**design.v**
```verilog
module invert (input wire i, output wire o);
   assign o = !i;
endmodule
module and2 (input wire i0, i1, output wire o);
  assign o = i0 & i1;
endmodule
module or2 (input wire i0, i1, output wire o);
  assign o = i0 | i1;
endmodule
module xor2 (input wire i0, i1, output wire o);
  assign o = i0 ^ i1;
endmodule
module and3 (input wire i0, i1, i2, output wire o);
   wire t;
   and2 and2_0 (i0, i1, t);
   and2 and2_1 (i2, t, o);
endmodule
module or3 (input wire i0, i1, i2, output wire o);
   wire t;
   or2 or2_0 (i0, i1, t);
   or2 or2_1 (i2, t, o);
endmodule
module xor3 (input wire i0, i1, i2, output wire o);
   wire t;
   xor2 xor2_0 (i0, i1, t);
   xor2 xor2_1 (i2, t, o);
endmodule
module and5(input wire i0, i1, i2, i3, i4, output wire o);
  wire t1;
  and3 a1(i0,i1,i2,t1);
  and3 a2(i3,i4,t1,o);
endmodule
module or5(input wire i0, i1, i2, i3, i4, output wire o);
  wire t1;
  or3 o1(i0,i1,i2,t1);
  or3 o2(i3,i4,t1,o);
endmodule
module mux2 (input wire i0, i1, j, output wire o);
  assign o = (j==0)?i0:i1;
endmodule
module mux4 (input wire [0:3] i, input wire j1, j0, output wire o);
  wire  t0, t1;
  mux2 mux2_0 (i[0], i[1], j0, t0);
  mux2 mux2_1 (i[2], i[3], j0, t1);
  mux2 mux2_2 (t0, t1, j1, o);
endmodule
module mux8 (input wire [0:7] i, input wire j2, j1, j0, output wire o);
  wire  t0, t1;
  mux4 mux4_0 (i[0:3], j1, j0, t0);
  mux4 mux4_1 (i[4:7], j1, j0, t1);
  mux2 mux2_0 (t0, t1, j2, o);
endmodule
module mux16 (input wire [0:15] i, input wire j3, j2, j1, j0, output wire o);
  wire  t0, t1;
  mux8 mux8_0 (i[0:7], j2, j1, j0, t0);
  mux8 mux8_1 (i[8:15], j2, j1, j0, t1);
  mux2 mux2_0 (t0, t1, j3, o);
endmodule
module demux2 (input wire i, j, output wire o0, o1);
  assign o0 = (j==0)?i:1'b0;
  assign o1 = (j==1)?i:1'b0;
endmodule
module demux4 (input wire i, input wire j1, j0, output wire [0:3] o);
  wire  t0, t1;
  demux2 demux2_0 (i, j1, t0, t1);
  demux2 demux2_1 (t0, j0, o[0], o[1]);
  demux2 demux2_2 (t1, j0, o[2], o[3]);
endmodule
module demux8 (input wire i, j2, j1, j0, output wire [0:7] o);
  wire  t0, t1;
  demux2 demux2_0 (i, j2, t0, t1);
  demux4 demux4_0 (t0, j1, j0, o[0:3]);
  demux4 demux4_1 (t1, j1, j0, o[4:7]);
endmodule
module demux16 (input wire i, j3, j2, j1, j0, output wire [0:15] o);
  wire  t0, t1;
  demux2 demux2_0 (i, j3, t0, t1);
  demux8 demux4_0 (t0, j2, j1, j0, o[0:7]);
  demux8 demux4_1 (t1, j2, j1, j0, o[8:15]);
endmodule
module df (input wire clk, in, output wire out);
  reg df_out;
  always@(posedge clk) df_out <= in;
  assign out = df_out;
endmodule
module dfr (input wire clk, reset, in, output wire out);
  wire reset_, df_in;
  invert invert_0 (reset, reset_);
  and2 and2_0 (in, reset_, df_in);
  df df_0 (clk, df_in, out);
endmodule
module dfr16 (input wire clk,reset, input wire [15:0] in, output wire [15:0] out);
  dfr d0(clk,reset, in[0], out[0]);
  dfr d1(clk,reset, in[1], out[1]);
  dfr d2(clk,reset, in[2], out[2]);
  dfr d3(clk,reset, in[3], out[3]);
  dfr d4(clk,reset, in[4], out[4]);
  dfr d5(clk,reset, in[5], out[5]);
  dfr d6(clk,reset, in[6], out[6]);
  dfr d7(clk,reset, in[7], out[7]);
  dfr d8(clk,reset, in[8], out[8]);
  dfr d9(clk,reset, in[9], out[9]);
  dfr d10(clk,reset, in[10], out[10]);
  dfr d11(clk,reset, in[11], out[11]);
  dfr d12(clk,reset, in[12], out[12]);
  dfr d13(clk,reset, in[13], out[13]);
  dfr d14(clk,reset, in[14], out[14]);
  dfr d15(clk,reset, in[15], out[15]);
endmodule
module dfrl (input wire clk, reset, load, in, output wire out);
  wire _in;
  mux2 mux2_0(out, in, load, _in);
  dfr dfr_1(clk, reset, _in, out);
endmodule
module ha(input wire i0, i1, output wire sum, cout);
  xor2 _i0(i0, i1, sum);
  and2 _i1(i0, i1, cout);
endmodule
module fa (input wire i0, i1, cin, output wire sum, cout);
   wire t0, t1, t2;
   xor3 _i0 (i0, i1, cin, sum);
   and2 _i1 (i0, i1, t0);
   and2 _i2 (i1, cin, t1);
   and2 _i3 (cin, i0, t2);
   or3 _i4 (t0, t1, t2, cout);
endmodule
module addsub (input wire addsub, i0, i1, cin, output wire sumdiff, cout);
  wire t;
  fa _i0 (i0, t, cin, sumdiff, cout);
  xor2 _i1 (i1, addsub, t);
endmodule
module bin_counter(input wire clk, reset, in, output wire[3:0] out);
    wire[3:0] t0,t1;
    dfrl d0(clk,reset,in,t0[0],out[0]);
    dfrl d1(clk,reset,in,t0[1],out[1]);
    dfrl d2(clk,reset,in,t0[2],out[2]);
    dfrl d3(clk,reset,in,t0[3],out[3]);
    ha h0(out[0],in,t0[0],t1[0]);
    ha h1(out[1],t1[0],t0[1],t1[1]);
    ha h2(out[2],t1[1],t0[2],t1[2]);
    ha h3(out[3],t1[2],t0[3],t1[3]);
endmodule
module reg_file_slice (input wire clk, reset, wr, rd, input wire [3:0] rd_addr, wr_addr, input wire d_in, output wire d_out);
	wire [0:15] t1,t2;
	wire t3;
	demux16 dm1(wr, wr_addr[3], wr_addr[2], wr_addr[1], wr_addr[0], t1);
	dfrl d0 (clk,reset,t1[0] ,d_in,t2[0]);
	dfrl d1 (clk,reset,t1[1] ,d_in,t2[1]);
	dfrl d2 (clk,reset,t1[2] ,d_in,t2[2]);
	dfrl d3 (clk,reset,t1[3] ,d_in,t2[3]);
	dfrl d4 (clk,reset,t1[4] ,d_in,t2[4]);
	dfrl d5 (clk,reset,t1[5] ,d_in,t2[5]);
	dfrl d6 (clk,reset,t1[6] ,d_in,t2[6]);
	dfrl d7 (clk,reset,t1[7] ,d_in,t2[7]);
	dfrl d8 (clk,reset,t1[8] ,d_in,t2[8]);
	dfrl d9 (clk,reset,t1[9] ,d_in,t2[9]);
	dfrl d10(clk,reset,t1[10],d_in,t2[10]);
	dfrl d11(clk,reset,t1[11],d_in,t2[11]);
	dfrl d12(clk,reset,t1[12],d_in,t2[12]);
	dfrl d13(clk,reset,t1[13],d_in,t2[13]);
	dfrl d14(clk,reset,t1[14],d_in,t2[14]);
    dfrl d15(clk,reset,t1[15],d_in,t2[15]);
	mux16 m1(t2, rd_addr[3], rd_addr[2], rd_addr[1], rd_addr[0], t3);
	and2 a1(t3, rd, d_out);
endmodule
module full_empty(input wire[3:0] front,rear, output wire full, empty);
	wire [3:0] t,out;
	wire t1,t2;
	addsub as1(1, front[0], rear[0], 1, out[0], t[0]);
	addsub as2(1, front[1], rear[1], t[0], out[1], t[1]);
	addsub as3(1, front[2], rear[2], t[1], out[2], t[2]);
	addsub as4(1, front[3], rear[3], t[2], out[3], t[3]);
	invert i1(t[3],t1);
	and5 a1(out[0],out[1],out[2],out[3],1'b1,full);
	or5 o1(out[0],out[1],out[2],out[3],t1,t2);
	invert i2(t2,empty);
endmodule
module memory(input wire clk, reset, wr, rd, input wire[3:0] wr_addr, rd_addr, input wire[15:0] d_in, output wire[15:0] d_out);
	reg_file_slice r0 (clk,reset,wr,rd,rd_addr,wr_addr,d_in[0], d_out[0]);
	reg_file_slice r1 (clk,reset,wr,rd,rd_addr,wr_addr,d_in[1], d_out[1]);
	reg_file_slice r2 (clk,reset,wr,rd,rd_addr,wr_addr,d_in[2], d_out[2]);
	reg_file_slice r3 (clk,reset,wr,rd,rd_addr,wr_addr,d_in[3], d_out[3]);
	reg_file_slice r4 (clk,reset,wr,rd,rd_addr,wr_addr,d_in[4], d_out[4]);
	reg_file_slice r5 (clk,reset,wr,rd,rd_addr,wr_addr,d_in[5], d_out[5]);
	reg_file_slice r6 (clk,reset,wr,rd,rd_addr,wr_addr,d_in[6], d_out[6]);
	reg_file_slice r7 (clk,reset,wr,rd,rd_addr,wr_addr,d_in[7], d_out[7]);
	reg_file_slice r8 (clk,reset,wr,rd,rd_addr,wr_addr,d_in[8], d_out[8]);
	reg_file_slice r9 (clk,reset,wr,rd,rd_addr,wr_addr,d_in[9], d_out[9]);
	reg_file_slice r10(clk,reset,wr,rd,rd_addr,wr_addr,d_in[10],d_out[10]);
	reg_file_slice r11(clk,reset,wr,rd,rd_addr,wr_addr,d_in[11],d_out[11]);
	reg_file_slice r12(clk,reset,wr,rd,rd_addr,wr_addr,d_in[12],d_out[12]);
	reg_file_slice r13(clk,reset,wr,rd,rd_addr,wr_addr,d_in[13],d_out[13]);
	reg_file_slice r14(clk,reset,wr,rd,rd_addr,wr_addr,d_in[14],d_out[14]);
	reg_file_slice r15(clk,reset,wr,rd,rd_addr,wr_addr,d_in[15],d_out[15]);
endmodule
module fifo(input wire clk,reset,wr,rd, input wire[15:0] d_in, output wire full,empty, output wire[15:0] d_out);
	wire[3:0] front,rear;
	wire[15:0] t;
	wire front_inc,rear_inc,full_,empty_;
	full_empty f0(front,rear,full,empty);
	invert i0(full,full_);
	invert i1(empty,empty_);
	and2 a1(wr,full_,front_inc);
	bin_counter bc0(clk,reset,front_inc,front);
	and2 a2(rd,empty_,rear_inc);
	bin_counter bc1(clk,reset,rear_inc,rear);
	memory m0(clk, reset, front_inc, rear_inc, front, rear, d_in, t);
	dfr16 d0(clk, reset, t, d_out);
endmodule
```
**run.sh**
```bash
#!/bin/bash
# the make line also repeats each setting of config.mk as NAME=value (left out here)
make -C /OpenROAD-flow-scripts/flow DESIGN_CONFIG=/design/flow/config.mk WORK_HOME=/design/flow/orfs CLKGATE_MAP_FILE= finish
```
**config.mk**
```make
export PLATFORM = sky130hd
export DESIGN_NAME = fifo
export DESIGN_NICKNAME = fifo
export VERILOG_FILES = /design/flow/design.v
export SDC_FILE = /design/flow/constraint.sdc
export NUM_CORES = 4
export LEC_CHECK = 0
export ABC_AREA = 1
export CAP_MARGIN = 25
export CELL_PAD_IN_SITES_DETAIL_PLACEMENT = 0
export CORE_MARGIN = 2
export CORE_UTILIZATION = 40
export CTS_CLUSTER_SIZE = 44
export GPL_TIMING_DRIVEN = 0
export MAX_ROUTING_LAYER = met4
export PLACE_DENSITY = 0.6
export SLEW_MARGIN = 35
export TNS_END_PERCENT = 60
```
**constraint.sdc**
```tcl
create_clock -name core_clock -period 5.0 [get_ports {clk}]
set_input_delay 1.0000 -clock core_clock [delete_from_list [all_inputs] [get_ports {clk}]]
set_output_delay 1.0000 -clock core_clock [all_outputs]
set_load 0.01 [all_outputs]
```
==> results of run 1 <==
[metal layers]
layer	GRT usage, %	share of wire, %
met1	44.9	39
met2	52.2	42
met3	8.22	12
met4	20.2	6.4
met5	-	0
[repair_timing]
item                                    in CTS  in global routing
cloned                                       0                  0
endpoints found under the setup margin       2                  1
gates resized                                0                  3
[through the flow]
stage / setup WS [ps] / cell area (sq um) / hold slack [ps] / cells / power [mW]
floorplan: 1310 / 14000 / 452 / 2118 / 3.48
global placement: 187 / 14900 / 460 / 2609 / 4.40
detailed placement: 120 / 14900 / 468 / 2609 / 4.41
CTS: 7.67 / 16000 / 482 / 2664 / 6.78
global route: 41.1 / 16000 / 494 / 2665 / 7.05
finish: 162 / 16000 / 479 / 2665 / 6.90
[layout make-up]
class	count	area, sq um	area share [%]
clock inverters	4	23.8	0.149
multi-input cells	1573	7000	43.8
inverters	50	190	1.19
plain buffers	213	1190	7.46
clock buffers	53	1040	6.52
repair buffers	37	368	2.30
well taps	455	569	3.56
flip-flops and latches	280	5610	35.0
==> impl_metrics.json, run 1 <==
{
  "p_sw_share_pct": 38.7,
  "cp_num_cells": 13,
  "fillers": 3646,
  "tool_warnings": 26,
  "slew_headroom_pct": 28.8,
  "yosys.stat.seqShare_pct": 40.1,
  "fp_util_pct": 40.6,
  "reg2reg_slack_ps": 700,
  "timing.rr.end": "d0.d10.df_0.df_out",
  "netlist_top_cells_area": "dfxtp_1 (40%), nand3_1 (14%), nand2_1 (14%), a21oi_1 (11%), nor2_1 (8.1%)",
  "ant_nets": 0,
  "via_per_inst": 5.85,
  "synth_warnings": 6,
  "syn_to_final_growth_pct": 14.4,
  "edf_count": 0,
  "gp_congestion": 0.950,
  "cts_buffers": 34,
  "p_leak_nw": 6.49,
  "rows": 68,
  "top_logic_kind": "simple AND/OR/NAND/NOR gates",
  "crit_path_start_kind": "register",
  "synth.area.mux_share_pct": 0,
  "clk_pin_slew_ps": 60,
  "ys_cells": 2118,
  "critPathRequiredTime_ps": 4000,
  "fp.dieArea_sq_mm": 0.0365,
  "hold_viol": 0,
  "synthSimpleGateAreaFrac_pct": 37.3,
  "ys_async_sr_fraction_pct": 0,
  "dp_hpwl_mm": 41.7,
  "seq_power_mw": 2.37,
  "rsz0062_at_grt": "no",
  "startpoint": "bc0.d0.dfr_1.df_0.df_out",
  "comb_power_mw": 2.11,
  "yosysTopAreaCellShare_pct": 40.1,
  "reg2regPathDepth": 15,
  "cts_max_level": 2,
  "layout.nets": 2219,
  "synth-xor-area-share_pct": 0,
  "grt_usage_pct": 35.6,
  "synthAoiAreaFrac_pct": 11.8,
  "vdd_drop_max_mv": 0.219,
  "postSynthAreaPerCell_sq_um": 6.60,
  "fin_worst_skew_ps": 20.9,
  "crit_buf_inv": 7,
  "critPathMaxStageDelay_ps": 520,
  "setup.worst_path.end": "full",
  "grt_overflow_total": 0,
  "fin_crit_ps": 4840,
  "reg2reg_from": "bc0.d0.dfr_1.df_0.df_out",
  "worstHoldStart": "m0.r6.d14.dfr_1.df_0.df_out",
  "grt_pass1_wl_mm": 92.4,
  "mappedNetlistArea_sq_mm": 0.0140,
  "power-per-cell-area_mw_per_mm2": 431,
  "p_sw_mw": 2.67,
  "adder_share_pct": 1.06,
  "antenna_found_initial": 0,
  "fin_tns_setup_ps": 0,
  "drc": 0,
  "drv_cap": 0,
  "seqPwrFrac_pct": 34.4,
  "fmax_mhz": 207,
  "drtIter0Drc": 2314,
  "yosys-top-cells-count": "nand2_1 (520), nand3_1 (404), a21oi_1 (306), nor2_1 (300), dfxtp_1 (280)",
  "clkPwrFrac_pct": 35.1,
  "yosys_area_sq_mm": 0.0140,
  "yosysTopAreaCell": "dfxtp_1",
  "slowest_stage": "clkdlybuf4s50_1",
  "first_pass_iters": 6,
  "power_frac_comb_pct": 30.6,
  "worstHoldPathCells": 2,
  "final_core_util_pct": 46.4,
  "cts_setup_buffers": 0,
  "first_global_vias": 14100,
  "p_int_mw": 4.23,
  "io_buffers": 36,
  "die_h_microns": 191,
  "clk_path_buf_depth": 3,
  "setup_viol_count_final": 0,
  "cp_cell_sequence": "buf_2 > inv_4 > clkbuf_4 > ha_1 > inv_1 > fa_1 > fa_1 > inv_1 > fa_1 > nor2_1 > nand2_2 > inv_1 > clkdlybuf4s50_1",
  "vias": 15600,
  "outcome": "complete, no violations",
  "cts_hold_buf": 0,
  "worstSetupPathType": "register to output port",
  "p_clk_mw": 2.42,
  "insertion_delay_ps": 520,
  "worstPathMaxFanout": 19,
  "crit_family": "buffers and inverters",
  "power_leader": "the clock network",
  "cp-end-kind": "output port",
  "ys_ff": 280,
  "core_region_area_sq_mm": 0.0345,
  "dieWidth_microns": 191,
  "wl_per_cell_microns": 23.7,
  "synthCells": 2118,
  "clkSinkCount": 280,
  "cts_root_buffer": "clkbuf_16",
  "ios": 38,
  "synth.distinct_cells": 21,
  "hold_path_class": "register to register",
  "n_antenna_cell": 0,
  "flop_cell": "dfxtp_1",
  "top_cell": "nand2_1",
  "synth_nets": 2148,
  "grt_max_degree": 20,
  "arrival_ps": 3840,
  "period_used_pct": 96.8,
  "cts_tree": "yes",
  "finalWirelength_mm": 63.3,
  "tightest_slew_ps": 1070,
  "holdPathEnd": "m0.r6.d14.dfr_1.df_0.df_out",
  "drv_slew": 0
}
==> inputs of run 2 (changes only) <==
- ABC_AREA: 1 -> not set
- CAP_MARGIN: 25 -> 20
- CELL_PAD_IN_SITES_DETAIL_PLACEMENT: 0 -> 1
- CORE_MARGIN: 2 -> 4
- CTS_CLUSTER_SIZE: 44 -> not set
- GPL_TIMING_DRIVEN: 0 -> not set
- MAX_ROUTING_LAYER: met4 -> not set
- PLACE_DENSITY: 0.6 -> not set
- SLEW_MARGIN: 35 -> 20
- TNS_END_PERCENT: 60 -> not set
==> impl_metrics.json, run 2 <==
{
  "first_global_vias": 10400,
  "synthCells": 1399,
  "hold_viol": 0,
  "insertion_delay_ps": 570,
  "yosysTopAreaCell": "dfxtp_1",
  "edf_count": 0,
  "netlist_top_cells_area": "dfxtp_1 (46%), nand2_1 (16%), mux4_2 (12%), a21oi_1 (10%), mux2i_1 (2.6%)",
  "grt_pass1_wl_mm": 58.4,
  "wl_per_cell_microns": 21.3,
  "synth.distinct_cells": 35,
  "cts_hold_buf": 0,
  "cp-end-kind": "output port",
  "holdPathEnd": "m0.r14.d10.dfr_1.df_0.df_out",
  "reg2reg_slack_ps": 1200,
  "synth_warnings": 6,
  "setup_viol_count_final": 0,
  "syn_to_final_growth_pct": 9.35,
  "fin_worst_skew_ps": 16.2,
  "clkSinkCount": 280,
  "clk_pin_slew_ps": 60,
  "io_buffers": 37,
  "flop_cell": "dfxtp_1",
  "fin_tns_setup_ps": 0,
  "power_frac_comb_pct": 11.9,
  "cts_max_level": 1,
  "timing.rr.end": "d0.d5.df_0.df_out",
  "clk_path_buf_depth": 3,
  "arrival_ps": 3410,
  "n_antenna_cell": 0,
  "grt_overflow_total": 0,
  "cp_num_cells": 10,
  "synthAoiAreaFrac_pct": 11.8,
  "fin_crit_ps": 4410,
  "finalWirelength_mm": 37.3,
  "use_met2_pct": 37.9,
  "slowest_stage": "clkdlybuf4s50_1",
  "cts_root_buffer": "clkbuf_16",
  "crit_family": "adder cells",
  "gp_congestion": 0.774,
  "worstSetupPathType": "register to output port",
  "via_per_inst": 5.63,
  "p_sw_share_pct": 25.8,
  "top_cell": "nand2_1",
  "drc": 0,
  "adder_share_pct": 1.21,
  "yosys.stat.seqShare_pct": 45.8,
  "power-per-cell-area_mw_per_mm2": 386,
  "critPathMaxStageDelay_ps": 530,
  "critPathRequiredTime_ps": 4000,
  "layout.nets": 1364,
  "fmax_mhz": 227,
  "synth-xor-area-share_pct": 0.143,
  "grt_usage_pct": 22.0,
  "ys_async_sr_fraction_pct": 0,
  "grtUsageMet1_pct": 28.5,
  "vdd_drop_max_mv": 0.263,
  "gr-usage-met3_pct": 2.64,
  "hold_path_class": "register to register",
  "tool_warnings": 28,
  "antenna_found_initial": 0,
  "rsz0062_at_grt": "no",
  "comb_power_mw": 0.616,
  "ys_cells": 1399,
  "fp_util_pct": 41.0,
  "synth_nets": 1429,
  "crit_buf_inv": 5,
  "cts_resized": 0,
  "worstPathMaxFanout": 15,
  "p_clk_mw": 2.25,
  "synthSimpleGateAreaFrac_pct": 19.8,
  "setup.worst_path.end": "full",
  "dp.cells": 1691,
  "fillers": 3410,
  "reg2reg_from": "bc0.d0.dfr_1.df_0.df_out",
  "top_logic_kind": "simple AND/OR/NAND/NOR gates",
  "vias": 9839,
  "cts_tree": "yes",
  "fin_cells": 1747,
  "drv_slew": 0,
  "p_int_mw": 3.83,
  "first_pass_iters": 5,
  "fp.dieArea_sq_mm": 0.0334,
  "drtIter0Drc": 654,
  "cts_buffers": 31,
  "tightest_slew_ps": 1180,
  "p_leak_nw": 4.29,
  "seqPwrFrac_pct": 44.4,
  "period_used_pct": 88.2,
  "die_h_microns": 183,
  "postSynthAreaPerCell_sq_um": 8.74,
  "worstHoldPathCells": 2,
  "power_leader": "sequential cells",
  "seq_power_mw": 2.29,
  "cp_cell_sequence": "inv_1 > ha_1 > inv_1 > fa_1 > fa_1 > inv_1 > fa_1 > nand4bb_1 > inv_2 > clkdlybuf4s50_1",
  "slew_headroom_pct": 21.6,
  "dieWidth_microns": 183,
  "dp_hpwl_mm": 21.8,
  "comb_area_sq_mm": 0.00579,
  "yosys-top-cells-count": "nand2_1 (520), dfxtp_1 (280), a21oi_1 (253), mux4_2 (64), buf_2 (46)",
  "regArea_sq_mm": 0.00561,
  "reg2regPathDepth": 12,
  "mappedNetlistArea_sq_mm": 0.0122,
  "synth.area.mux_share_pct": 14.4,
  "p_sw_mw": 1.33,
  "grt_max_degree": 233,
  "ys_ff": 280,
  "yosysTopAreaCellShare_pct": 45.8,
  "rows": 63,
  "drv_cap": 0,
  "ant_nets": 0,
  "clkPwrFrac_pct": 43.7,
  "busiest_layer": "met2",
  "worstHoldStart": "m0.r14.d10.dfr_1.df_0.df_out",
  "cts_setup_buffers": 0,
  "ios": 38,
  "yosys_area_sq_mm": 0.0122,
  "startpoint": "bc0.d0.dfr_1.df_0.df_out",
  "outcome": "complete, no violations",
  "crit_path_start_kind": "register",
  "core_region_area_sq_mm": 0.0299
}
run 2: metrics by stage:
step	power, mW	hold slack, ps	util [%]	worst slack (ps)	cell area, sq um
floorplan	2.78	433	-	1110	12200
global placement	2.94	439	41.4	1190	12400
detailed placement	2.95	447	41.4	1160	12400
CTS	5.20	455	44.8	554	13400
global route	5.34	469	44.8	382	13400
finish	5.16	452	44.8	589	13400
run 2: per-layer routing:
layer / vias to the layer above / routed length [microns]
met2: 267 / 18400
met1: 4939 / 15800
met4: 0 / 1110
met3: 87 / 1960
li1: 4546 / -
met5: - / 0
run 2: layout make-up:
class,count,area share (%)
timing repair buffer,46,3.40
clock inverter,9,0.758
tap,390,3.65
inverter,9,0.253
sequential,280,42.0
clock buffer,47,6.70
multi-input combinational,966,43.3
==> inputs of run 3 (changes only) <==
- ABC_AREA: not set -> 1
- CAP_MARGIN: 20 -> 15
- CELL_PAD_IN_SITES_DETAIL_PLACEMENT: 1 -> not set
- CORE_MARGIN: 4 -> 2
- CORE_UTILIZATION: 40 -> 72
- PLACE_DENSITY_LB_ADDON: not set -> 0.14
- SETUP_SLACK_MARGIN: not set -> 0.77
- clock period: 5.0 -> 3.0 ns (I/O delays scaled with it)
==> impl_metrics.json, run 3 <==
{
  "outcome": "stopped before the end",
  "lastStage": "clock tree synthesis",
  "stop_error": "[ERROR DPL-0033] detailed placement checks failed during check placement.",
  "ys_ff": 280,
  "die_h_microns": 143,
  "core_region_area_sq_mm": 0.0189,
  "ys_async_sr_fraction_pct": 0,
  "fp.dieArea_sq_mm": 0.0205,
  "synth.area.mux_share_pct": 0,
  "fp_util_pct": 74.0,
  "synth_warnings": 6,
  "mappedNetlistArea_sq_mm": 0.0140,
  "synthCells": 2118,
  "ios": 38,
  "dieWidth_microns": 143,
  "rows": 50,
  "dp_slack_ps": -147,
  "yosys.stat.seqShare_pct": 40.1,
  "synth_nets": 2148,
  "yosys_area_sq_mm": 0.0140,
  "adder_share_pct": 1.06,
  "postSynthAreaPerCell_sq_um": 6.60,
  "io_buffers": 37,
  "flop_cell": "dfxtp_1",
  "dp_hpwl_mm": 21.0,
  "top_cell": "nand2_1",
  "netlist_top_cells_area": "dfxtp_1 (40%), nand3_1 (14%), nand2_1 (14%), a21oi_1 (11%), nor2_1 (8.1%)",
  "yosysTopAreaCellShare_pct": 40.1,
  "edf_count": 0,
  "synthSimpleGateAreaFrac_pct": 37.3,
  "top_logic_kind": "simple AND/OR/NAND/NOR gates",
  "synthAoiAreaFrac_pct": 11.8,
  "gp_congestion": 0.799,
  "ys_cells": 2118,
  "synth.distinct_cells": 21,
  "yosys-top-cells-count": "nand2_1 (520), nand3_1 (404), a21oi_1 (306), nor2_1 (300), dfxtp_1 (280)",
  "synth-xor-area-share_pct": 0,
  "yosysTopAreaCell": "dfxtp_1",
  "dp.cells": 2251
}
## run 3: stage by stage
step                hold WS, ps  total power, mW  area [sq um]
floorplan                   446             6.04         15100
global placement            453             6.57         15100
detailed placement          460             6.64         15100
==> inputs of run 4 (changes only) <==
- CAP_MARGIN: 15 -> 40
- CORE_ASPECT_RATIO: not set -> 1.36
- CTS_CLUSTER_DIAMETER: not set -> 37
- CTS_CLUSTER_SIZE: not set -> 10
- HOLD_SLACK_MARGIN: not set -> 0.3
- PLACE_DENSITY_LB_ADDON: 0.14 -> 0.06
- SETUP_SLACK_MARGIN: 0.77 -> 0.74
- SLEW_MARGIN: 20 -> 40
- TNS_END_PERCENT: not set -> 10
- clock period: 3.0 -> 2.49 ns (I/O delays scaled with it)
==> impl_metrics.json, run 4 <==
{
  "holdPathEnd": "m0.r13.d6.dfr_1.df_0.df_out",
  "dp.cells": 2243,
  "fin_worst_skew_ps": 11.8,
  "p_sw_share_pct": 35.0,
  "ys_cells": 2118,
  "outcome": "failed layout checks",
  "drtIter0Drc": 3438,
  "top_cell": "nand2_1",
  "synth.area.mux_share_pct": 0,
  "timing.rr.end": "m0.r3.d12.dfr_1.df_0.df_out",
  "clkPwrFrac_pct": 38.2,
  "ys_ff": 280,
  "die_h_microns": 167,
  "ant_nets": 0,
  "fin_cells": 2347,
  "ys_async_sr_fraction_pct": 0,
  "cp_cell_sequence": "clkinv_4 > ha_4 > inv_2 > fa_2 > fa_2 > inv_2 > fa_1 > nor2_2 > nand2_2 > buf_6 > buf_6 > nand4_1 > nor2_4 > buf_12 > buf_16 > nand3_1 > nand2_1 > nor2_1",
  "top_logic_kind": "simple AND/OR/NAND/NOR gates",
  "yosys_area_sq_mm": 0.0140,
  "dieWidth_microns": 123,
  "worstHoldPathCells": 2,
  "reg2regPathDepth": 18,
  "cts_buffers": 38,
  "hold_viol": 0,
  "power_frac_comb_pct": 26.9,
  "synthSimpleGateAreaFrac_pct": 37.3,
  "violatedChecks": "setup timing",
  "p_int_mw": 8.92,
  "synthCells": 2118,
  "io_buffers": 37,
  "cts_root_buffer": "clkbuf_16",
  "synth_warnings": 6,
  "reg2reg_slack_ps": -1130,
  "drc": 0,
  "mappedNetlistArea_sq_mm": 0.0140,
  "seqPwrFrac_pct": 34.8,
  "synthAoiAreaFrac_pct": 11.8,
  "arrival_ps": 3990,
  "cts_tree": "yes",
  "yosysTopAreaCellShare_pct": 40.1,
  "vias": 16500,
  "critPathRequiredTime_ps": 2850,
  "layout.nets": 2114,
  "yosysTopAreaCell": "dfxtp_1",
  "syn_to_final_growth_pct": 22.7,
  "synth.distinct_cells": 21,
  "slowest_stage": "nor2_1",
  "ios": 38,
  "comb_area_sq_mm": 0.00787,
  "layout_setup_ws_ps": -1130,
  "worstSetupPathType": "register to register",
  "grt_max_degree": 109,
  "rows": 59,
  "cts_max_level": 2,
  "reg2reg_from": "bc0.d0.dfr_1.df_0.df_out",
  "worstPathMaxFanout": 9,
  "vdd_drop_max_mv": 1.11,
  "fin_tns_setup_ps": -182690,
  "p_clk_mw": 5.24,
  "rsz0062_at_grt": "yes",
  "wl_per_cell_microns": 23.6,
  "worstHoldStart": "m0.r13.d6.dfr_1.df_0.df_out",
  "crit_buf_inv": 7,
  "clkSinkCount": 280,
  "drv_cap": 0,
  "grt_usage_pct": 41.9,
  "adder_share_pct": 1.06,
  "crit_path_start_kind": "register",
  "clk_pin_slew_ps": 60,
  "fin_crit_ps": 3620,
  "synth_nets": 2148,
  "yosys.stat.seqShare_pct": 40.1,
  "fmax_mhz": 276,
  "crit_family": "adder cells",
  "tool_warnings": 32,
  "core_region_area_sq_mm": 0.0191,
  "slew_headroom_pct": 37.2,
  "startpoint": "bc0.d0.dfr_1.df_0.df_out",
  "synth-xor-area-share_pct": 0,
  "clk_path_buf_depth": 3,
  "critPathMaxStageDelay_ps": 510,
  "setup.worst_path.end": "m0.r3.d12.dfr_1.df_0.df_out",
  "grt_overflow_total": 0,
  "seq_power_mw": 4.78,
  "first_global_vias": 14200,
  "dp_hpwl_mm": 19.7,
  "p_sw_mw": 4.80,
  "setup_viol_count_final": 281,
  "antenna_found_initial": 1,
  "fp.dieArea_sq_mm": 0.0206,
  "power-per-cell-area_mw_per_mm2": 800,
  "p_leak_nw": 6.74,
  "fillers": 837,
  "gp_congestion": 0.794,
  "edf_count": 0,
  "cts_hold_buf": 0,
  "drv_slew": 0,
  "period_used_pct": 145,
  "cp_num_cells": 18,
  "first_pass_iters": 17,
  "fp_util_pct": 73.1,
  "grt_pass1_wl_mm": 69.5,
  "netlist_top_cells_area": "dfxtp_1 (40%), nand3_1 (14%), nand2_1 (14%), a21oi_1 (11%), nor2_1 (8.1%)",
  "finalWirelength_mm": 55.3,
  "insertion_delay_ps": 530,
  "yosys-top-cells-count": "nand2_1 (520), nand3_1 (404), a21oi_1 (306), nor2_1 (300), dfxtp_1 (280)",
  "postSynthAreaPerCell_sq_um": 6.60,
  "cp-end-kind": "register",
  "flop_cell": "dfxtp_1",
  "hold_path_class": "register to register",
  "comb_power_mw": 3.70,
  "power_leader": "the clock network",
  "regArea_sq_mm": 0.00562,
  "tightest_slew_ps": 943,
  "via_per_inst": 7.04
}
[run 4: through the flow]
step / area [sq um] / util, % / setup WS (ps) / hold slack [ps] / total power, mW
after global routing: 17100 / 89.7 / -1120 / 488 / 14.1
after floorplan: 14100 / - / -773 / 452 / 7.06
final: 17100 / 89.7 / -1130 / 473 / 13.7
after CTS: 16200 / 84.5 / -689 / 481 / 13.1
after global placement: 14300 / 74.9 / -480 / 459 / 7.83
after detailed placement: 14300 / 75.0 / -557 / 468 / 7.91
[run 4: layout make-up]
| cell class | instances | share of cell area, % |
|---|---|---|
| antenna | 1 | 0.0146 |
| clock buffer | 47 | 5.98 |
| clock inverter | 11 | 0.825 |
| inverter | 50 | 1.17 |
| multi-input combinational | 1573 | 45.9 |
| sequential | 280 | 32.7 |
| tap | 244 | 1.78 |
| timing repair buffer | 141 | 11.6 |
[run 4: routing by layer]
| metal | part of all wire [%] | track usage, % | vias to the layer above |
|---|---|---|---|
| met4 | 11 | 27.6 | 2 |
| met3 | 16 | 8.46 | 677 |
| met2 | 43 | 68.3 | 1684 |
| li1 | - | - | 6853 |
| met1 | 31 | 49.0 | 7311 |
| met5 | 0.0054 | 0 | - |
[run 4: what timing repair did]
| item | 4_1_cts | 5_1_grt |
|---|---|---|
| endpoints found under the setup margin | 298 | 282 |
| hold endpoints to repair | 0 | 0 |
| buffers inserted | 12 | 9 |
| pin swaps | 21 | 63 |
| resized | 100 | 152 |
| gates cloned | 11 | 13 |
==> inputs of run 5 (changes only) <==
- CAP_MARGIN: 40 -> 20
- CORE_ASPECT_RATIO: 1.36 -> not set
- CORE_UTILIZATION: 72 -> 70
- CTS_CLUSTER_DIAMETER: 37 -> not set
- CTS_CLUSTER_SIZE: 10 -> 31
- HOLD_SLACK_MARGIN: 0.3 -> not set
- PLACE_DENSITY_LB_ADDON: 0.06 -> 0.2
- SETUP_SLACK_MARGIN: 0.74 -> 0.77
- SLEW_MARGIN: 40 -> 20
- TNS_END_PERCENT: 10 -> not set
- clock period: 2.49 -> 2.8 ns (I/O delays scaled with it)
==> impl_metrics.json, run 5 <==
{
  "synth_warnings": 6,
  "dp_hpwl_mm": 21.3,
  "synth_nets": 2148,
  "gp_congestion": 0.803,
  "synth-xor-area-share_pct": 0,
  "flop_cell": "dfxtp_1",
  "io_buffers": 37,
  "synthSimpleGateAreaFrac_pct": 37.3,
  "fp_util_pct": 71.6,
  "ios": 38,
  "synthCells": 2118,
  "synth.distinct_cells": 21,
  "synth.area.mux_share_pct": 0,
  "outcome": "stopped before the end",
  "ys_async_sr_fraction_pct": 0,
  "stop_error": "[ERROR DPL-0033] detailed placement checks failed during check placement.",
  "yosys_area_sq_mm": 0.0140,
  "die_h_microns": 145,
  "adder_share_pct": 1.06,
  "yosysTopAreaCell": "dfxtp_1",
  "fp.dieArea_sq_mm": 0.0211,
  "synthAoiAreaFrac_pct": 11.8,
  "yosys-top-cells-count": "nand2_1 (520), nand3_1 (404), a21oi_1 (306), nor2_1 (300), dfxtp_1 (280)",
  "netlist_top_cells_area": "dfxtp_1 (40%), nand3_1 (14%), nand2_1 (14%), a21oi_1 (11%), nor2_1 (8.1%)",
  "edf_count": 0,
  "ys_cells": 2118,
  "dp_slack_ps": -528,
  "top_logic_kind": "simple AND/OR/NAND/NOR gates",
  "top_cell": "nand2_1",
  "mappedNetlistArea_sq_mm": 0.0140,
  "postSynthAreaPerCell_sq_um": 6.60,
  "dieWidth_microns": 145,
  "lastStage": "clock tree synthesis",
  "yosysTopAreaCellShare_pct": 40.1,
  "ys_ff": 280,
  "core_region_area_sq_mm": 0.0195,
  "yosys.stat.seqShare_pct": 40.1,
  "rows": 51
}
## run 5: through the flow
step | cells | cell area [sq um]
floorplan | 2118 | 15100
global placement | 2269 | 15300
detailed placement | 2269 | 15300
==> inputs of run 6 (changes only) <==
- CORE_ASPECT_RATIO: not set -> 1.36
- CORE_UTILIZATION: 70 -> 72
- CTS_CLUSTER_DIAMETER: not set -> 390
- CTS_CLUSTER_SIZE: 31 -> 10
- PLACE_DENSITY: not set -> 0.6
- PLACE_DENSITY_LB_ADDON: 0.2 -> not set
- SETUP_SLACK_MARGIN: 0.77 -> 0.32
- SLEW_MARGIN: 20 -> 40
- TNS_END_PERCENT: not set -> 10
- clock period: 2.8 -> 2.49 ns (I/O delays scaled with it)
==> impl_metrics.json, run 6 <==
{
  "clkPwrFrac_pct": 31.9,
  "synthAoiAreaFrac_pct": 11.8,
  "fin_crit_ps": 3250,
  "wl_per_cell_microns": 18.6,
  "clk_pin_slew_ps": 60,
  "timing.rr.end": "m0.r11.d13.dfr_1.df_0.df_out",
  "drv_cap": 0,
  "critPathRequiredTime_ps": 2930,
  "dp_slack_ps": -529,
  "layout_setup_ws_ps": -756,
  "dp_hpwl_mm": 19.7,
  "comb_power_mw": 3.50,
  "total_power_mw": 12.1,
  "p_sw_share_pct": 34.6,
  "yosys-top-cells-count": "nand2_1 (520), nand3_1 (404), a21oi_1 (306), nor2_1 (300), dfxtp_1 (280)",
  "core_region_area_sq_mm": 0.0191,
  "netlist_top_cells_area": "dfxtp_1 (40%), nand3_1 (14%), nand2_1 (14%), a21oi_1 (11%), nor2_1 (8.1%)",
  "ys_async_sr_fraction_pct": 0,
  "fin_worst_skew_ps": 13.7,
  "grt_usage_pct": 39.4,
  "p_clk_mw": 3.87,
  "p_leak_nw": 6.40,
  "layout.nets": 2101,
  "grt_overflow_total": 0,
  "yosys.stat.seqShare_pct": 40.1,
  "cp-end-kind": "register",
  "cp_num_cells": 19,
  "cts_root_buffer": "clkbuf_16",
  "startpoint": "bc0.d0.dfr_1.df_0.df_out",
  "setup_viol_count_final": 282,
  "antenna_found_initial": 0,
  "drtIter0Drc": 1882,
  "arrival_ps": 3690,
  "violatedChecks": "setup timing",
  "yosysTopAreaCell": "dfxtp_1",
  "grt_pass1_wl_mm": 65.9,
  "crit_top_cell": "buf_6",
  "cts_tree": "yes",
  "ys_cells": 2118,
  "top_logic_kind": "simple AND/OR/NAND/NOR gates",
  "outcome": "failed layout checks",
  "hold_ws_ps": 478,
  "cp_cell_sequence": "clkinv_4 > ha_4 > inv_2 > fa_2 > fa_2 > inv_2 > fa_1 > nor2_1 > nand2_2 > buf_6 > buf_6 > nand4_1 > buf_4 > buf_6 > nor2_4 > buf_6 > buf_12 > a21oi_1 > nor2_1",
  "worstPathMaxFanout": 12,
  "worstSetupPathType": "register to register",
  "postSynthAreaPerCell_sq_um": 6.60,
  "synthSimpleGateAreaFrac_pct": 37.3,
  "synth_nets": 2148,
  "power_frac_comb_pct": 28.9,
  "yosys_area_sq_mm": 0.0140,
  "flop_cell": "dfxtp_1",
  "holdPathEnd": "m0.r6.d8.dfr_1.df_0.df_out",
  "synth_warnings": 6,
  "reg2reg_slack_ps": -760,
  "synthCells": 2118,
  "fmax_mhz": 308,
  "io_buffers": 37,
  "ant_nets": 0,
  "p_sw_mw": 4.20,
  "grt_max_degree": 106,
  "n_antenna_cell": 0,
  "syn_to_final_growth_pct": 17.1,
  "yosysTopAreaCellShare_pct": 40.1,
  "drc": 0,
  "final_core_util_pct": 85.6,
  "synth.area.mux_share_pct": 0,
  "rsz0062_at_grt": "yes",
  "first_global_vias": 13300,
  "reg2regPathDepth": 19,
  "insertion_delay_ps": 560,
  "vdd_drop_max_mv": 1.53,
  "synth-xor-area-share_pct": 0,
  "tool_warnings": 35,
  "seqPwrFrac_pct": 39.3,
  "crit_path_start_kind": "register",
  "worstHoldPathCells": 2,
  "slew_headroom_pct": 36.9,
  "edf_count": 0,
  "power-per-cell-area_mw_per_mm2": 742,
  "finalWirelength_mm": 43.0,
  "dieWidth_microns": 123,
  "fp_util_pct": 73.1,
  "ios": 38,
  "drv_slew": 0,
  "tightest_slew_ps": 946,
  "dp.cells": 2250,
  "setup.worst_path.end": "m0.r11.d13.dfr_1.df_0.df_out",
  "critPathMaxStageDelay_ps": 440,
  "slowest_stage": "fa_1",
  "ys_ff": 280,
  "vias": 14600,
  "clk_path_buf_depth": 3,
  "crit_buf_inv": 9,
  "fp.dieArea_sq_mm": 0.0206,
  "via_per_inst": 6.30,
  "hold_viol": 0,
  "cts_max_level": 1,
  "cts_buffers": 31,
  "worstHoldStart": "m0.r6.d8.dfr_1.df_0.df_out",
  "fin_cells": 2315,
  "seq_power_mw": 4.77,
  "first_pass_iters": 7,
  "synth.distinct_cells": 21,
  "crit_family": "adder cells",
  "top_cell": "nand2_1",
  "adder_share_pct": 1.06,
  "hold_path_class": "register to register",
  "power_leader": "sequential cells",
  "reg2reg_from": "bc0.d0.dfr_1.df_0.df_out",
  "clkSinkCount": 280,
  "p_int_mw": 7.94,
  "mappedNetlistArea_sq_mm": 0.0140,
  "rows": 59,
  "period_used_pct": 130,
  "gp_congestion": 0.829,
  "die_h_microns": 167,
  "cts_hold_buf": 0
}
==> run 6: what timing repair did <==
action | in CTS | in global routing
pin swaps | 25 | 38
gates resized | 83 | 83
setup endpoints to repair | 282 | 282
buffers inserted | 12 | 7
gates cloned | 12 | 1
==> run 6: metal layers <==
| layer | share of wire, % | vias to the layer above | track usage, % |
|---|---|---|---|
| li1 | - | 6790 | - |
| met1 | 36 | 6639 | 48.7 |
| met2 | 47 | 925 | 64.3 |
| met3 | 11 | 220 | 7.12 |
| met4 | 5.5 | 0 | 21.2 |
| met5 | 0 | - | 0 |
==> run 6: final cells by class <==
| class | count | area [sq um] |
|---|---|---|
| clock buffers | 32 | 779 |
| clock inverters | 1 | 8.76 |
| fillers | 1182 | 2760 |
| inverters | 50 | 201 |
| multi-input cells | 1573 | 7610 |
| flip-flops and latches | 280 | 5620 |
| well taps | 244 | 305 |
| repair buffers | 135 | 1840 |
==> run 6: through the flow <==
stage	TNS [ps]	cell area [sq um]
finish	-157330	16400
global route	-181270	16400
CTS	-144130	15900
detailed placement	-99660	14500
global placement	-84340	14400
floorplan	-141340	14100
==> inputs of run 7 (changes only) <==
- CORE_ASPECT_RATIO: 1.36 -> not set
- CORE_UTILIZATION: 72 -> 70
- CTS_CLUSTER_DIAMETER: 390 -> 364
- CTS_CLUSTER_SIZE: 10 -> 31
- PLACE_DENSITY: 0.6 -> not set
- SETUP_SLACK_MARGIN: 0.32 -> 0.08
- SLEW_MARGIN: 40 -> 20
- TNS_END_PERCENT: 10 -> not set
- clock period: 2.49 -> 2.8 ns (I/O delays scaled with it)
==> impl_metrics.json, run 7 <==
{
  "synth-xor-area-share_pct": 0,
  "clkSinkCount": 280,
  "synthCells": 2118,
  "die_h_microns": 145,
  "top_cell": "nand2_1",
  "ys_async_sr_fraction_pct": 0,
  "cts_hold_buf": 0,
  "cts_root_buffer": "clkbuf_16",
  "gp_congestion": 0.824,
  "synth_nets": 2148,
  "clk_path_buf_depth": 3,
  "ios": 38,
  "fp_util_pct": 71.6,
  "rows": 51,
  "synth.distinct_cells": 21,
  "io_buffers": 37,
  "yosys_area_sq_mm": 0.0140,
  "netlist_top_cells_area": "dfxtp_1 (40%), nand3_1 (14%), nand2_1 (14%), a21oi_1 (11%), nor2_1 (8.1%)",
  "ys_ff": 280,
  "placed_area_sq_mm": 0.0153,
  "lastStage": "global routing",
  "cts_buffers": 13,
  "synth.area.mux_share_pct": 0,
  "core_region_area_sq_mm": 0.0195,
  "adder_share_pct": 1.06,
  "yosysTopAreaCell": "dfxtp_1",
  "dieWidth_microns": 145,
  "cts_max_level": 1,
  "synth_warnings": 6,
  "mappedNetlistArea_sq_mm": 0.0140,
  "edf_count": 0,
  "top_logic_kind": "simple AND/OR/NAND/NOR gates",
  "outcome": "stopped before the end",
  "flop_cell": "dfxtp_1",
  "synthAoiAreaFrac_pct": 11.8,
  "fp.dieArea_sq_mm": 0.0211,
  "yosysTopAreaCellShare_pct": 40.1,
  "yosys.stat.seqShare_pct": 40.1,
  "synthSimpleGateAreaFrac_pct": 37.3,
  "stop_error": "[ERROR DPL-0038] Utilization greater than 100%, impossible to legalize",
  "dp_slack_ps": -336,
  "dp_hpwl_mm": 21.9,
  "postSynthAreaPerCell_sq_um": 6.60,
  "ys_cells": 2118,
  "yosys-top-cells-count": "nand2_1 (520), nand3_1 (404), a21oi_1 (306), nor2_1 (300), dfxtp_1 (280)"
}
## run 7: per-stage QoR
step | cells | util, % | power, mW | hold slack (ps) | setup TNS (ps)
floorplan | 2118 | - | 6.46 | 446 | -59130
global placement | 2278 | 78.5 | 7.17 | 452 | -15180
detailed placement | 2278 | 78.5 | 7.23 | 462 | -25860
CTS | 2389 | 94.0 | 9.81 | 490 | -56710
## run 7: what timing repair did
item	in CTS
pin swaps	138
gates resized	227
gates cloned	49
buffers inserted	50
endpoints found under the setup margin	281
==> inputs of run 8 (changes only) <==
- CELL_PAD_IN_SITES_GLOBAL_PLACEMENT: not set -> 0
- CORE_MARGIN: 2 -> 3
- CORE_UTILIZATION: 70 -> 72
- CTS_CLUSTER_DIAMETER: 364 -> not set
- CTS_CLUSTER_SIZE: 31 -> 22
- PLACE_DENSITY: not set -> 0.65
- SETUP_SLACK_MARGIN: 0.08 -> not set
- SLEW_MARGIN: 20 -> 40
- TNS_END_PERCENT: not set -> 90
- clock period: 2.8 -> 3.0 ns (I/O delays scaled with it)
==> impl_metrics.json, run 8 <==
{
  "outcome": "failed layout checks",
  "violatedChecks": "setup timing",
  "worstHoldPathCells": 2,
  "hold_ws_ps": 482,
  "fin_worst_skew_ps": 13.3,
  "crit_buf_inv": 7,
  "rows": 50,
  "drv_slew": 0,
  "postSynthAreaPerCell_sq_um": 6.60,
  "drtIter0Drc": 2562,
  "clk_path_buf_depth": 3,
  "synthSimpleGateAreaFrac_pct": 37.3,
  "comb_power_mw": 3.03,
  "p_leak_nw": 6.55,
  "drc": 0,
  "worstSetupPathType": "register to register",
  "drv_cap": 0,
  "p_clk_mw": 3.82,
  "synth.area.mux_share_pct": 0,
  "cts_max_level": 1,
  "tightest_slew_ps": 887,
  "cp_num_cells": 18,
  "rsz0062_at_grt": "yes",
  "reg2reg_slack_ps": -290,
  "cts_root_buffer": "clkbuf_16",
  "fin_crit_ps": 3290,
  "fin_cells": 2350,
  "total_power_mw": 10.8,
  "ys_async_sr_fraction_pct": 0,
  "insertion_delay_ps": 560,
  "p_int_mw": 7.00,
  "flop_cell": "dfxtp_1",
  "grt_max_degree": 90,
  "slew_headroom_pct": 40.9,
  "finalWirelength_mm": 50.4,
  "adder_share_pct": 1.06,
  "setup_viol_count_final": 252,
  "arrival_ps": 3760,
  "crit_family": "adder cells",
  "clk_pin_slew_ps": 70,
  "critPathRequiredTime_ps": 3470,
  "seq_power_mw": 3.96,
  "cts_buffers": 28,
  "n_antenna_cell": 0,
  "clkSinkCount": 280,
  "dieWidth_microns": 145,
  "top_logic_kind": "simple AND/OR/NAND/NOR gates",
  "cp-end-kind": "register",
  "dp_slack_ps": -83.4,
  "startpoint": "bc0.d0.dfr_1.df_0.df_out",
  "worstPathMaxFanout": 10,
  "period_used_pct": 110,
  "reg2regPathDepth": 18,
  "yosys_area_sq_mm": 0.0140,
  "syn_to_final_growth_pct": 20.3,
  "dp.cells": 2254,
  "cp_cell_sequence": "inv_8 > ha_4 > inv_2 > fa_2 > fa_2 > inv_2 > fa_1 > nor2_1 > nand2_2 > buf_4 > buf_4 > nand4_1 > nor2_4 > buf_12 > buf_12 > nand3_1 > nand2_1 > nor2_1",
  "io_buffers": 37,
  "worstHoldStart": "m0.r3.d9.dfr_1.df_0.df_out",
  "synth-xor-area-share_pct": 0,
  "ys_cells": 2118,
  "holdPathEnd": "m0.r3.d9.dfr_1.df_0.df_out",
  "fp_util_pct": 74.0,
  "fin_area_sq_mm": 0.0168,
  "top_cell": "nand2_1",
  "tool_warnings": 31,
  "grt_usage_pct": 36.4,
  "crit_path_start_kind": "register",
  "power_frac_comb_pct": 28.0,
  "fin_tns_setup_ps": -28940,
  "grt_pass1_wl_mm": 65.4,
  "synthCells": 2118,
  "grt_overflow_total": 0,
  "die_h_microns": 145,
  "ys_ff": 280,
  "core_region_area_sq_mm": 0.0189,
  "power-per-cell-area_mw_per_mm2": 642,
  "cts_tree": "yes",
  "setup.worst_path.end": "m0.r10.d14.dfr_1.df_0.df_out",
  "wl_per_cell_microns": 21.5,
  "ant_nets": 0,
  "antenna_found_initial": 0,
  "vdd_drop_max_mv": 0.585,
  "first_pass_iters": 7,
  "cts_hold_buf": 0,
  "netlist_top_cells_area": "dfxtp_1 (40%), nand3_1 (14%), nand2_1 (14%), a21oi_1 (11%), nor2_1 (8.1%)",
  "yosys.stat.seqShare_pct": 40.1,
  "hold_path_class": "register to register",
  "seqPwrFrac_pct": 36.7,
  "reg2reg_from": "bc0.d0.dfr_1.df_0.df_out",
  "power_leader": "sequential cells",
  "fp.dieArea_sq_mm": 0.0211,
  "fmax_mhz": 304,
  "layout_setup_ws_ps": -288,
  "p_sw_mw": 3.80,
  "placed_area_sq_mm": 0.0147,
  "synth.distinct_cells": 21,
  "synth_nets": 2148,
  "clkPwrFrac_pct": 35.3,
  "yosysTopAreaCell": "dfxtp_1",
  "mappedNetlistArea_sq_mm": 0.0140,
  "fillers": 991,
  "via_per_inst": 6.60,
  "first_global_vias": 13500,
  "slowest_stage": "fa_1",
  "synth_warnings": 6,
  "critPathMaxStageDelay_ps": 420,
  "final_core_util_pct": 89.0,
  "p_sw_share_pct": 35.2,
  "edf_count": 0,
  "synthAoiAreaFrac_pct": 11.8,
  "gp_congestion": 0.801,
  "yosysTopAreaCellShare_pct": 40.1,
  "ios": 38,
  "timing.rr.end": "m0.r10.d14.dfr_1.df_0.df_out",
  "vias": 15500,
  "layout.nets": 2098,
  "yosys-top-cells-count": "nand2_1 (520), nand3_1 (404), a21oi_1 (306), nor2_1 (300), dfxtp_1 (280)",
  "hold_viol": 0,
  "dp_hpwl_mm": 19.9
}
-- run 8: final cells by class --
class                   instances  area (sq um)  area share, %
clock buffers                  37           816           4.85
clock inverters                15           194           1.15
flip-flops and latches        280          5620           33.4
multi-input cells            1573          7850           46.7
repair buffers                135          1810           10.8
inverters                      50           204           1.21
well taps                     260           325           1.93
-- run 8: repair_timing --
action,in CTS,in global routing
pin swaps,9,6
buffers inserted,6,12
cloned,1,26
setup endpoints to repair,5,269
resized,30,88
-- run 8: per-layer routing --
layer	routed length (microns)	GRT usage, %
met5	0	0
met4	4420	16.3
met3	7540	5.26
met2	21500	59.4
met1	17000	48.3
==> inputs of run 9 (changes only) <==
- ABC_AREA: 1 -> not set
- CAP_MARGIN: 20 -> 15
- CELL_PAD_IN_SITES_GLOBAL_PLACEMENT: 0 -> not set
- CORE_MARGIN: 3 -> 2
- CTS_CLUSTER_SIZE: 22 -> 40
- PLACE_DENSITY: 0.65 -> not set
- PLACE_DENSITY_LB_ADDON: not set -> 0.17
- SETUP_SLACK_MARGIN: not set -> 0.86
- SLEW_MARGIN: 40 -> 20
- TNS_END_PERCENT: 90 -> not set
==> impl_metrics.json, run 9 <==
{
  "dp_hpwl_mm": 19.4,
  "top_cell": "nand2_1",
  "ios": 38,
  "yosysTopAreaCellShare_pct": 45.8,
  "cts_root_buffer": "clkbuf_16",
  "synth-xor-area-share_pct": 0.143,
  "dieWidth_microns": 134,
  "lastStage": "global routing",
  "top_logic_kind": "simple AND/OR/NAND/NOR gates",
  "netlist_top_cells_area": "dfxtp_1 (46%), nand2_1 (16%), mux4_2 (12%), a21oi_1 (10%), mux2i_1 (2.6%)",
  "yosys.stat.seqShare_pct": 45.8,
  "fp.dieArea_sq_mm": 0.0181,
  "rows": 47,
  "clk_path_buf_depth": 3,
  "synthCells": 1399,
  "placed_area_sq_mm": 0.0130,
  "clkSinkCount": 280,
  "io_buffers": 37,
  "core_region_area_sq_mm": 0.0166,
  "dp.cells": 1570,
  "cts_max_level": 1,
  "synth_warnings": 6,
  "synth_nets": 1429,
  "flop_cell": "dfxtp_1",
  "yosys-top-cells-count": "nand2_1 (520), dfxtp_1 (280), a21oi_1 (253), mux4_2 (64), buf_2 (46)",
  "postSynthAreaPerCell_sq_um": 8.74,
  "synth.area.mux_share_pct": 14.4,
  "adder_share_pct": 1.21,
  "mappedNetlistArea_sq_mm": 0.0122,
  "yosys_area_sq_mm": 0.0122,
  "outcome": "stopped before the end",
  "die_h_microns": 134,
  "cts_hold_buf": 0,
  "ys_cells": 1399,
  "dp_slack_ps": -328,
  "edf_count": 0,
  "ys_async_sr_fraction_pct": 0,
  "gp_congestion": 0.808,
  "synthAoiAreaFrac_pct": 11.8,
  "cts_buffers": 29,
  "yosysTopAreaCell": "dfxtp_1",
  "ys_ff": 280,
  "stop_error": "[ERROR DPL-0038] Utilization greater than 100%, impossible to legalize",
  "synthSimpleGateAreaFrac_pct": 19.8,
  "fp_util_pct": 73.8,
  "synth.distinct_cells": 35
}
run 9: metrics by stage:
| stage | TNS [ps] | power, mW |
|---|---|---|
| after CTS | -2790 | 8.72 |
| after global placement | -592 | 4.97 |
| after detailed placement | -1400 | 4.99 |
| after floorplan | -6580 | 4.68 |
run 9: what timing repair did:
action | CTS
pin swaps | 10
endpoints found under the setup margin | 282
gates cloned | 16
hold endpoints to repair | 0
setup buffers | 6
gates resized | 74
==> inputs of run 10 (changes only) <==
- CAP_MARGIN: 15 -> 25
- CELL_PAD_IN_SITES_DETAIL_PLACEMENT: not set -> 2
- CORE_UTILIZATION: 72 -> 40
- CTS_CLUSTER_SIZE: 40 -> not set
- GPL_TIMING_DRIVEN: not set -> 0
- PLACE_DENSITY: not set -> 0.6
- PLACE_DENSITY_LB_ADDON: 0.17 -> not set
- SETUP_SLACK_MARGIN: 0.86 -> not set
- clock period: 3.0 -> 5.0 ns (I/O delays scaled with it)
==> impl_metrics.json, run 10 <==
{
  "outcome": "complete, no violations",
  "grt_max_degree": 19,
  "grt_overflow_total": 0,
  "ys_cells": 1399,
  "synth_nets": 1429,
  "p_clk_mw": 2.28,
  "reg2reg_slack_ps": 950,
  "ios": 38,
  "adder_share_pct": 1.21,
  "layout.nets": 1481,
  "grt_usage_pct": 37.0,
  "antenna_found_initial": 1,
  "synthCells": 1399,
  "reg2reg_from": "bc0.d0.dfr_1.df_0.df_out",
  "ys_async_sr_fraction_pct": 0,
  "synth_warnings": 6,
  "yosys-top-cells-count": "nand2_1 (520), dfxtp_1 (280), a21oi_1 (253), mux4_2 (64), buf_2 (46)",
  "fin_cells": 1871,
  "setup.worst_path.end": "full",
  "p_leak_nw": 4.68,
  "fin_worst_skew_ps": 17.4,
  "drv_slew": 0,
  "flop_cell": "dfxtp_1",
  "yosys_area_sq_mm": 0.0122,
  "startpoint": "bc0.d0.dfr_1.df_0.df_out",
  "netlist_top_cells_area": "dfxtp_1 (46%), nand2_1 (16%), mux4_2 (12%), a21oi_1 (10%), mux2i_1 (2.6%)",
  "holdPathEnd": "m0.r6.d7.dfr_1.df_0.df_out",
  "crit_buf_inv": 8,
  "setup_viol_count_final": 0,
  "worstHoldStart": "m0.r6.d7.dfr_1.df_0.df_out",
  "cp_cell_sequence": "buf_6 > inv_1 > ha_1 > inv_1 > fa_1 > fa_1 > inv_1 > fa_1 > nand4bb_1 > buf_4 > inv_2 > buf_12 > dlygate4sd2_1",
  "drv_cap": 0,
  "ant_nets": 0,
  "rsz0062_at_grt": "no",
  "power_frac_comb_pct": 14.6,
  "dp_hpwl_mm": 38.0,
  "yosysTopAreaCellShare_pct": 45.8,
  "cts_max_level": 1,
  "dieWidth_microns": 179,
  "first_global_vias": 13500,
  "tool_warnings": 26,
  "p_sw_share_pct": 29.1,
  "io_buffers": 21,
  "critPathRequiredTime_ps": 4000,
  "edf_count": 0,
  "cts_buffers": 31,
  "worstHoldPathCells": 2,
  "comb_power_mw": 0.786,
  "insertion_delay_ps": 580,
  "synth.area.mux_share_pct": 14.4,
  "clk_path_buf_depth": 3,
  "power_leader": "sequential cells",
  "slew_headroom_pct": 36.7,
  "fmax_mhz": 211,
  "vias": 11700,
  "synth.distinct_cells": 35,
  "fin_crit_ps": 4730,
  "top_cell": "nand2_1",
  "cp-end-kind": "output port",
  "hold_path_class": "register to register",
  "first_pass_iters": 5,
  "yosys.stat.seqShare_pct": 45.8,
  "p_int_mw": 3.80,
  "crit_family": "adder cells",
  "fp_util_pct": 40.3,
  "worstSetupPathType": "register to output port",
  "timing.rr.end": "m0.r10.d1.dfr_1.df_0.df_out",
  "cts_root_buffer": "clkbuf_16",
  "synthSimpleGateAreaFrac_pct": 19.8,
  "ys_ff": 280,
  "power-per-cell-area_mw_per_mm2": 385,
  "crit_path_start_kind": "register",
  "grt_pass1_wl_mm": 86.1,
  "die_h_microns": 179,
  "drc": 0,
  "mappedNetlistArea_sq_mm": 0.0122,
  "reg2regPathDepth": 15,
  "clkSinkCount": 280,
  "wl_per_cell_microns": 31.3,
  "rows": 64,
  "fp.dieArea_sq_mm": 0.0320,
  "seq_power_mw": 2.29,
  "tightest_slew_ps": 949,
  "critPathMaxStageDelay_ps": 440,
  "p_sw_mw": 1.56,
  "top_logic_kind": "simple AND/OR/NAND/NOR gates",
  "gp_congestion": 0.860,
  "n_antenna_cell": 0,
  "arrival_ps": 3730,
  "drtIter0Drc": 981,
  "synth-xor-area-share_pct": 0.143,
  "cts_hold_buf": 0,
  "yosysTopAreaCell": "dfxtp_1",
  "period_used_pct": 94.7,
  "postSynthAreaPerCell_sq_um": 8.74,
  "hold_viol": 0,
  "final_core_util_pct": 46.0,
  "vdd_drop_max_mv": 0.310,
  "finalWirelength_mm": 58.6,
  "via_per_inst": 6.28,
  "clkPwrFrac_pct": 42.6,
  "worstPathMaxFanout": 10,
  "synthAoiAreaFrac_pct": 11.8,
  "cts_tree": "yes",
  "clk_pin_slew_ps": 60,
  "seqPwrFrac_pct": 42.8,
  "core_region_area_sq_mm": 0.0303,
  "cp_num_cells": 13,
  "slowest_stage": "fa_1",
  "dp.cells": 1816,
  "syn_to_final_growth_pct": 14.0
}
-- run 10: layout make-up --
class                      count  area, sq um
clock inverter                11         87.6
fill                        3288        16400
clock buffer                  46          882
buffer                       141          835
tap                          396          495
sequential                   280         5610
multi-input combinational    966         5790
timing repair buffer          22          216
inverter                       9         33.8
-- run 10: stage by stage --
step	setup TNS [ps]	area [sq um]	setup slack [ps]	hold slack [ps]	total power, mW
floorplan	0	12200	1110	433	2.78
global placement	-42.2	12900	-42.2	438	3.03
detailed placement	-198	12900	-198	450	3.08
CTS	0	13900	267	458	5.35
global route	0	13900	201	471	5.48
finish	0	13900	267	460	5.36
-- run 10: what timing repair did --
item,4_1_cts,5_1_grt
setup buffers,1,0
gates resized,12,0
endpoints found under the hold margin,0,0
setup endpoints to repair,2,0
-- run 10: per-layer routing --
metal | track usage [%] | wire length (microns)
met5 | 0 | 13
met4 | 25.7 | 4450
met3 | 7.00 | 3840
met2 | 66.3 | 29700
met1 | 39.0 | 20600
==> inputs of run 11 (changes only) <==
- ABC_AREA: not set -> 1
- CAP_MARGIN: 25 -> 20
- CELL_PAD_IN_SITES_DETAIL_PLACEMENT: 2 -> not set
- CORE_UTILIZATION: 40 -> 72
- CTS_CLUSTER_DIAMETER: not set -> 50
- CTS_CLUSTER_SIZE: not set -> 36
- GPL_TIMING_DRIVEN: 0 -> not set
- PLACE_DENSITY: 0.6 -> not set
- PLACE_DENSITY_LB_ADDON: not set -> 0.27
- SETUP_SLACK_MARGIN: not set -> 0.9
- SLEW_MARGIN: 20 -> 0
- clock period: 5.0 -> 4.7 ns (I/O delays scaled with it)
==> impl_metrics.json, run 11 <==
{
  "seqPwrFrac_pct": 38.3,
  "p_leak_nw": 5.90,
  "dp_hpwl_mm": 17.7,
  "comb_power_mw": 1.60,
  "n_antenna_cell": 0,
  "fin_worst_skew_ps": 20.2,
  "worstSetupPathType": "register to output port",
  "timing.rr.end": "m0.r4.d13.dfr_1.df_0.df_out",
  "dieWidth_microns": 143,
  "first_global_vias": 12400,
  "synth_nets": 2148,
  "cts_root_buffer": "clkbuf_16",
  "layout_setup_ws_ps": 968,
  "crit_path_start_kind": "register",
  "crit_buf_inv": 4,
  "ys_ff": 280,
  "drv_slew": 0,
  "critPathRequiredTime_ps": 3760,
  "synthAoiAreaFrac_pct": 11.8,
  "rows": 50,
  "fp_util_pct": 74.0,
  "slowest_stage": "fa_1",
  "yosysTopAreaCell": "dfxtp_1",
  "critPathMaxStageDelay_ps": 430,
  "vias": 13800,
  "fin_tns_setup_ps": 0,
  "vdd_drop_max_mv": 0.369,
  "cp_num_cells": 10,
  "mappedNetlistArea_sq_mm": 0.0140,
  "crit_family": "adder cells",
  "drtIter0Drc": 1778,
  "arrival_ps": 2790,
  "top_cell": "nand2_1",
  "cts_max_level": 1,
  "ys_async_sr_fraction_pct": 0,
  "ios": 38,
  "cp-end-kind": "output port",
  "finalWirelength_mm": 38.0,
  "clkSinkCount": 280,
  "p_int_mw": 4.26,
  "yosys.stat.seqShare_pct": 40.1,
  "hold_viol": 0,
  "yosys_area_sq_mm": 0.0140,
  "cts_tree": "yes",
  "setup_viol_count_final": 0,
  "ant_nets": 0,
  "holdPathEnd": "m0.r10.d10.dfr_1.df_0.df_out",
  "flop_cell": "dfxtp_1",
  "worstHoldPathCells": 2,
  "fmax_mhz": 268,
  "fillers": 1468,
  "grt_max_degree": 258,
  "postSynthAreaPerCell_sq_um": 6.60,
  "tightest_slew_ps": 1330,
  "insertion_delay_ps": 560,
  "grt_overflow_total": 0,
  "worstPathMaxFanout": 2,
  "outcome": "complete, no violations",
  "power_frac_comb_pct": 24.3,
  "ys_cells": 2118,
  "worstHoldStart": "m0.r10.d10.dfr_1.df_0.df_out",
  "rsz0062_at_grt": "no",
  "cts_buffers": 29,
  "synth.distinct_cells": 21,
  "grt_usage_pct": 36.2,
  "seq_power_mw": 2.53,
  "clk_pin_slew_ps": 70,
  "die_h_microns": 143,
  "edf_count": 0,
  "io_buffers": 37,
  "antenna_found_initial": 0,
  "via_per_inst": 6.04,
  "wl_per_cell_microns": 16.6,
  "dp_slack_ps": 775,
  "clk_path_buf_depth": 3,
  "synthCells": 2118,
  "p_sw_share_pct": 35.5,
  "cts_hold_buf": 0,
  "core_region_area_sq_mm": 0.0189,
  "reg2reg_from": "bc0.d0.dfr_1.df_0.df_out",
  "adder_share_pct": 1.06,
  "syn_to_final_growth_pct": 6.61,
  "drc": 0,
  "reg2reg_slack_ps": 1090,
  "cp_cell_sequence": "inv_16 > ha_4 > inv_2 > fa_2 > fa_2 > inv_2 > fa_1 > nand2_1 > nor2_1 > clkdlybuf4s15_1",
  "synth.area.mux_share_pct": 0,
  "synth_warnings": 6,
  "setup.worst_path.end": "empty",
  "grt_pass1_wl_mm": 60.7,
  "synth-xor-area-share_pct": 0,
  "power-per-cell-area_mw_per_mm2": 442,
  "p_clk_mw": 2.46,
  "synthSimpleGateAreaFrac_pct": 37.3,
  "reg2regPathDepth": 16,
  "slew_headroom_pct": 11.3,
  "yosysTopAreaCellShare_pct": 40.1,
  "period_used_pct": 79.4,
  "hold_path_class": "register to register",
  "startpoint": "bc0.d0.dfr_1.df_0.df_out",
  "first_pass_iters": 6,
  "tool_warnings": 29,
  "final_core_util_pct": 78.9,
  "clkPwrFrac_pct": 37.4,
  "top_logic_kind": "simple AND/OR/NAND/NOR gates",
  "netlist_top_cells_area": "dfxtp_1 (40%), nand3_1 (14%), nand2_1 (14%), a21oi_1 (11%), nor2_1 (8.1%)",
  "layout.nets": 2036,
  "power_leader": "sequential cells",
  "fin_crit_ps": 3730,
  "fp.dieArea_sq_mm": 0.0205,
  "gp_congestion": 0.833,
  "yosys-top-cells-count": "nand2_1 (520), nand3_1 (404), a21oi_1 (306), nor2_1 (300), dfxtp_1 (280)",
  "drv_cap": 0,
  "p_sw_mw": 2.34
}
run 11: metrics by stage:
| stage | power (mW) | hold WS [ps] | cell area [sq um] | cells |
|---|---|---|---|---|
| 6_report | 6.59 | 481 | 14900 | 2289 |
| 5_1_grt | 6.84 | 505 | 14900 | 2289 |
| 4_1_cts | 6.52 | 484 | 14900 | 2286 |
| 3_5_place_dp | 4.06 | 467 | 13700 | 2226 |
| 3_3_place_gp | 4.03 | 459 | 13700 | 2226 |
| 2_1_floorplan | 3.71 | 452 | 14000 | 2118 |
run 11: final cells by class:
cell class	count	area, sq um	share of cell area [%]
well taps	260	325	2.18
clock buffers	31	753	5.05
clock inverters	23	288	1.93
repair inverters	2	17.5	0.118
multi-input cells	1574	7030	47.2
inverters	50	210	1.41
flip-flops and latches	280	5620	37.7
repair buffers	69	663	4.45
run 11: metal layers:
layer / global-route usage (%) / wire length, microns / vias to the layer above
met5: 0 / 0 / -
met3: 5.26 / 4020 / 108
met2: 60.6 / 18000 / 805
met4: 15.1 / 1330 / 0
met1: 47.1 / 14700 / 6210
li1: - / - / 6699
run 11: what timing repair did:
action,CTS,global route
resized,10,6
gates cloned,2,1
endpoints found under the setup margin,2,25
pin swaps,3,7
setup buffers,4,1
Power is estimated from default activity; no workload was simulated.
